==> run a: inputs <==
==> flow/design.v (excerpt) <==
module TOP_VIEW#(parameter alu_width =16)
(
  input wire [alu_width-1:0]    A,B,
  input wire                    clk,rst,
  input wire [3:0]              alu_fun,
  output wire                   arith_flag,carry_out,logic_flag,comp_flag,shift_flag,
  output wire [alu_width-1:0]   arith_out,logic_out,comp_out,shift_out
  );
==> flow/config.mk <==
export PLATFORM = sky130hd
export DESIGN_NAME = TOP_VIEW
export DESIGN_NICKNAME = TOP_VIEW
export VERILOG_FILES = /design/flow/design.v
export SDC_FILE = /design/flow/constraint.sdc
export NUM_CORES = 4
export LEC_CHECK = 0
export CAP_MARGIN = 20
export CELL_PAD_IN_SITES_DETAIL_PLACEMENT = 2
export CELL_PAD_IN_SITES_GLOBAL_PLACEMENT = 2
export CORE_ASPECT_RATIO = 1.4
export CORE_MARGIN = 4
export CORE_UTILIZATION = 60
export CTS_CLUSTER_DIAMETER = 341
export CTS_CLUSTER_SIZE = 73
export GPL_ROUTABILITY_DRIVEN = 0
export GPL_TIMING_DRIVEN = 0
export MAX_ROUTING_LAYER = met4
export MIN_ROUTING_LAYER = met2
export SLEW_MARGIN = 20
export TNS_END_PERCENT = 85
==> flow/constraint.sdc <==
create_clock -name core_clock -period 36.0 [get_ports {clk}]
set_input_delay 7.2000 -clock core_clock [delete_from_list [all_inputs] [get_ports {clk}]]
set_output_delay 7.2000 -clock core_clock [all_outputs]
set_load 0.01 [all_outputs]
run.sh (not shown) runs the stock make flow with config.mk's settings and CLKGATE_MAP_FILE=.
==> inputs of run b, as changes to run a <==
==> flow/config.mk (replaced) <==
export PLATFORM = sky130hd
export DESIGN_NAME = TOP_VIEW
export DESIGN_NICKNAME = TOP_VIEW
export VERILOG_FILES = /design/flow/design.v
export SDC_FILE = /design/flow/constraint.sdc
export NUM_CORES = 4
export LEC_CHECK = 0
export CAP_MARGIN = 20
export CORE_MARGIN = 2
export CORE_UTILIZATION = 66
export SLEW_MARGIN = 20
==> flow/constraint.sdc (replaced) <==
create_clock -name core_clock -period 35.1 [get_ports {clk}]
set_input_delay 7.0200 -clock core_clock [delete_from_list [all_inputs] [get_ports {clk}]]
set_output_delay 7.0200 -clock core_clock [all_outputs]
set_load 0.01 [all_outputs]
==> inputs of run c, as changes to run a <==
==> flow/config.mk (replaced) <==
export PLATFORM = sky130hd
export DESIGN_NAME = TOP_VIEW
export DESIGN_NICKNAME = TOP_VIEW
export VERILOG_FILES = /design/flow/design.v
export SDC_FILE = /design/flow/constraint.sdc
export NUM_CORES = 4
export LEC_CHECK = 0
export CAP_MARGIN = 20
export CORE_MARGIN = 2
export CORE_UTILIZATION = 40
export SLEW_MARGIN = 20
==> qor summary <==
metric                                                                         run b                             run c                         run a
Outcome                                                     timing/DRC/antenna clean          timing/DRC/antenna clean                did not finish
Stage where the flow stopped                                                       -                                 -  global placement without I/O
Cell with the biggest individual delay on the critical path  sky130_fd_sc_hd__o41a_2  sky130_fd_sc_hd__clkdlybuf4s50_1                             -
WP depth                                                                         129                               129                             -
Standard-cell rows                                                                57                                73                            70
Clock tree buffer depth                                                            2                                 2                             -
Arr. time, crit path                                                        34.20 ns                          34.76 ns                             -
Seq power                                                                  0.0687 mW                         0.0674 mW                             -
Data-path buffer share of cell area in the final layout                        10.3%                             9.91%                             -
Post-Route Setup TNS                                                            0 ns                              0 ns                             -
DRC viols                                                                          0                                 0                             -
TritonCTS clock tree                                                             yes                               yes                             -
Setup slack after layout                                                     1.09 ns                           1.45 ns                             -
Kind of start point of the critical path                                   input pin                         input pin                             -
Clock Buffer Count                                                                 6                                 5                             -
Hold/Removal Path Class                                       input pin to async pin            input pin to async pin                             -
Top routing layer used                                                          met4                              met4                             -
Pre-CTS setup slack                                                         -1.18 ns                          -1.05 ns                             -
Post-detailed-placement half-perimeter wirelength                            44.5 mm                           44.3 mm                             -
Crit Path Class                                               input pin to flip-flop            input pin to flip-flop                             -
Vias/cell                                                                       6.64                              5.80                             -
GRT Util Overall                                                               43.3%                             27.3%                             -
Area-dominant cell class after layout                            combinational gates               combinational gates                             -
Detailed route wirelength on metal2                                          25.6 mm                           26.6 mm                             -

---

==> job 1336: inputs <==
==> flow/design.v <==
module DECODER_UNIT
(input wire [1:0]            alu_fun,
output reg arith_enable,logic_enable,comp_enable,shift_enable);
  always@(*)
  begin
    arith_enable = 1'b0;
    logic_enable = 1'b0;
    comp_enable = 1'b0;
    shift_enable = 1'b0;
    case(alu_fun)
      4'b00:arith_enable = 1'b1;
      4'b01:logic_enable = 1'b1;
      4'b10:comp_enable = 1'b1;
      4'b11:shift_enable = 1'b1;
      default: begin
            arith_enable = 1'b0;
            logic_enable = 1'b0;
            comp_enable =1'b 0;
            shift_enable = 1'b0;
        end
      endcase
  end
endmodule
module ARITHMATIC_UNIT#(parameter alu_width =16)
(
  input wire [alu_width-1:0]  A,B,
  input wire                  clk,rst,
  input wire arith_enable,
  input wire [1:0]            alu_fun,
  output reg                  arith_flag,carry_out,
  output reg [alu_width-1:0]  arith_out);
reg [alu_width:0] arith_out_reg;
wire carry_out_reg;
reg arith_flag_reg;  
always@(posedge clk or negedge rst)
begin
  if(!rst)
    begin
    arith_out <= 16'b0;
    carry_out <= 16'b0;
    arith_flag <= 16'b0;
    end
  else
   begin
    arith_out <= arith_out_reg[alu_width-1:0];
    carry_out <= carry_out_reg;
    arith_flag <= arith_flag_reg;
   end 
end
always@(*)
  begin
    arith_out_reg   = 1'b0  ;
    arith_flag_reg  = 1'b0 ;
      if(arith_enable)
        begin
    case(alu_fun)  
    4'b00:begin
    arith_out_reg   = A+B  ;
    arith_flag_reg  = 1'b1 ;
            end
    4'b01:begin
    arith_out_reg   = A-B  ;
    arith_flag_reg  = 1'b1 ;
           end
    4'b10:begin
    arith_out_reg   = A*B  ;
    arith_flag_reg  = 1'b1 ;
            end
    4'b11:begin
    arith_out_reg   = (B == 0) ? {1'b0, {alu_width{1'b1}}} : A/B  ;
    arith_flag_reg  = 1'b1 ;
           end
          endcase
          end    
end
assign carry_out_reg = arith_out_reg[alu_width] ;
endmodule
module LOGIC_UNIT#(parameter alu_width =16)
(
  input wire [alu_width-1:0]  A,B,
  input wire                  clk,rst,
  input wire logic_enable,
  input wire [1:0]            alu_fun,
  output reg                  logic_flag,
  output reg [alu_width-1:0]  logic_out);
reg [alu_width-1:0] logic_out_reg;
reg logic_flag_reg;
always @ (posedge clk or negedge rst)
 begin 
   if (!rst)
     begin
      logic_out  <= 'b0 ;
      logic_flag <= 'b0 ;	
	 end
   else
     begin   
      logic_out  <= logic_out_reg ;
      logic_flag <= logic_flag_reg ;
	 end
 end	
always@(*)
begin
    logic_out_reg  = 1'b0  ;
    logic_flag_reg = 1'b0 ;
    if(logic_enable)
        begin
    case(alu_fun)  
    4'b00:begin
    logic_out_reg   = A&B  ;
    logic_flag_reg  = 1'b1 ;
            end
    4'b01:begin
    logic_out_reg   = A|B  ;
    logic_flag_reg  = 1'b1 ;
           end
    4'b10:begin
    logic_out_reg   = ~(A&B) ;
    logic_flag_reg  = 1'b1 ;
            end
    4'b11:begin
    logic_out_reg   = ~(A|B) ;
    logic_flag_reg  = 1'b1 ;
           end
          endcase
          end            
end 
endmodule
module comparsion_unit#(parameter alu_width =16)
(
  input wire [alu_width-1:0]  A,B,
  input wire                  clk,rst,
  input wire comp_enable,
  input wire [1:0]            alu_fun,
  output reg                  comp_flag,
  output reg [alu_width-1:0]  comp_out);
reg comp_out_reg ;
reg  comp_flag_reg ;
always @ (posedge clk or negedge rst)
 begin 
   if (!rst)
     begin
      comp_out  <= 'b0 ;
      comp_flag <= 'b0 ;	
	 end
   else
     begin   
      comp_out  <= comp_out_reg ;
      comp_flag <= comp_flag_reg ;
	 end
 end
always@(*)
    begin
      comp_out_reg = 1'b0;
      comp_flag_reg = 1'b0;
      if(comp_enable)
        begin
  case(alu_fun)
      4'b00:begin
      comp_out_reg = 1'b0;
      comp_flag_reg = 1'b1;
      end 
      4'b01:begin
        comp_flag_reg  = 1'b1;
        if(A==B)
           begin
    comp_out_reg = 1'b1;
          end
       else
          begin
    comp_out_reg   = 1'b0;
          end
        end
    4'b10:begin
      comp_flag_reg  = 1'b1 ;
      if(A > B)
        begin
    comp_out_reg   = 1'b1;
        end
    else
        begin
    comp_out_reg   = 1'b0;
        end
        end
    4'b11:begin
      comp_flag_reg  = 1'b1;
      if(A < B)
          begin
    comp_out_reg   = 16'b1;
          end
    else
          begin
    comp_out_reg   = 1'b0;
          end
      end
   endcase
          end
   end
  endmodule
module shift_unit#(parameter alu_width =16)
(
  input wire [alu_width-1:0]  A,B,
  input wire                  clk,rst,
  input wire                shift_enable,
  input wire [1:0]            alu_fun,
  output reg                  shift_flag,
  output reg [alu_width-1:0]  shift_out);
reg [alu_width-1:0]  shift_out_reg ;
reg shift_flag_reg ;
always @ (posedge clk or negedge rst)
 begin 
   if (!rst)
     begin
      shift_out  <= 'b0 ;
      shift_flag <= 'b0 ;	
	 end
   else
     begin   
      shift_out  <= shift_out_reg ;
      shift_flag <= shift_flag_reg ;
	 end
 end
   always@(*)
begin
        shift_out_reg = 1'b0;
        shift_flag_reg = 1'b0;
      if(shift_enable)
        begin
      case(alu_fun)  
        4'b00:begin
        shift_flag_reg = 1'b1;
        shift_out_reg = A >> 1;
        end
        4'b01:begin
        shift_out_reg = A << 1;
        shift_flag_reg = 1'b1;
        end
        4'b10:begin
        shift_flag_reg = 1'b1;
        shift_out_reg = B >> 1;
         end
        4'b11:begin
        shift_flag_reg = 1'b1;
        shift_out_reg = B << 1;
        end
      endcase
end
end 
endmodule
module TOP_VIEW#(parameter alu_width =16)
(
  input wire [alu_width-1:0]    A,B,
  input wire                    clk,rst,
  input wire [3:0]              alu_fun,
  output wire                   arith_flag,carry_out,logic_flag,comp_flag,shift_flag,
  output wire [alu_width-1:0]   arith_out,logic_out,comp_out,shift_out
  );
wire                  comp_enable ;
wire                  shift_enable ;
wire                  logic_enable ;
wire                  arith_enable ;
  DECODER_UNIT U_decoder(
  .alu_fun(alu_fun[3:2]),
  .arith_enable(arith_enable),
  .logic_enable(logic_enable),
  .shift_enable(shift_enable),
  .comp_enable(comp_enable)
  );
  ARITHMATIC_UNIT U_arithmatic(
  .A(A),
  .arith_enable(arith_enable),
  .B(B),
  .clk(clk),
  .rst(rst),
  .alu_fun(alu_fun[1:0]),
  .arith_out(arith_out),
  .arith_flag(arith_flag),
  .carry_out(carry_out)
  );
   LOGIC_UNIT U_logic(
  .A(A),
  .logic_enable(logic_enable),
  .B(B),
  .clk(clk),
  .rst(rst),
  .alu_fun(alu_fun[1:0]),
  .logic_out(logic_out),
  .logic_flag(logic_flag)
   );
   comparsion_unit U_comp (
  .A(A),
  .comp_enable(comp_enable),
  .B(B),
  .clk(clk),
  .rst(rst),
  .alu_fun(alu_fun[1:0]),
  .comp_out(comp_out),
  .comp_flag(comp_flag)
  );
  shift_unit U_shift(
  .A(A),
  .shift_enable(shift_enable),
  .B(B),
  .clk(clk),
  .rst(rst),
  .alu_fun(alu_fun[1:0]),
  .shift_out(shift_out),
  .shift_flag(shift_flag)
  );
endmodule
==> flow/run.sh <==
#!/bin/bash
# the make line also repeats each setting of config.mk as NAME=value (left out here)
make -C /OpenROAD-flow-scripts/flow DESIGN_CONFIG=/design/flow/config.mk WORK_HOME=/design/flow/orfs CLKGATE_MAP_FILE= finish
==> flow/config.mk <==
export PLATFORM = sky130hd
export DESIGN_NAME = TOP_VIEW
export DESIGN_NICKNAME = TOP_VIEW
export VERILOG_FILES = /design/flow/design.v
export SDC_FILE = /design/flow/constraint.sdc
export NUM_CORES = 4
export LEC_CHECK = 0
export CAP_MARGIN = 20
export CORE_MARGIN = 2
export CORE_UTILIZATION = 68
export CTS_CLUSTER_DIAMETER = 224
export CTS_CLUSTER_SIZE = 37
export SETUP_SLACK_MARGIN = -1.87
export SLEW_MARGIN = 20
==> flow/constraint.sdc <==
create_clock -name core_clock -period 25.3 [get_ports {clk}]
set_input_delay 5.0600 -clock core_clock [delete_from_list [all_inputs] [get_ports {clk}]]
set_output_delay 5.0600 -clock core_clock [all_outputs]
set_load 0.01 [all_outputs]
==> job 8111 (differences from job 1336) <==
- CORE_UTILIZATION: 68 -> 70
- CTS_CLUSTER_DIAMETER: 224 -> 52
- CTS_CLUSTER_SIZE: 37 -> default
- SETUP_SLACK_MARGIN: -1.87 -> -2.0
- TNS_END_PERCENT: default -> 5
==> flow/constraint.sdc (replaced) <==
create_clock -name core_clock -period 29.5 [get_ports {clk}]
set_input_delay 5.9000 -clock core_clock [delete_from_list [all_inputs] [get_ports {clk}]]
set_output_delay 5.9000 -clock core_clock [all_outputs]
set_load 0.01 [all_outputs]
==> results <==
Synthesized area is the same in job 8111 and job 1336.
Synthesized cell count is the same in job 1336 and job 8111.
Job 1336 aborted during clock tree synthesis (4_1_cts), error DPL-0033. Job 8111 stopped in global routing (5_1_grt) on GRT-0116.
Against job 8111, the die area of job 1336 is higher by 2.9%.
Power is estimated from default activity; no workload was simulated.
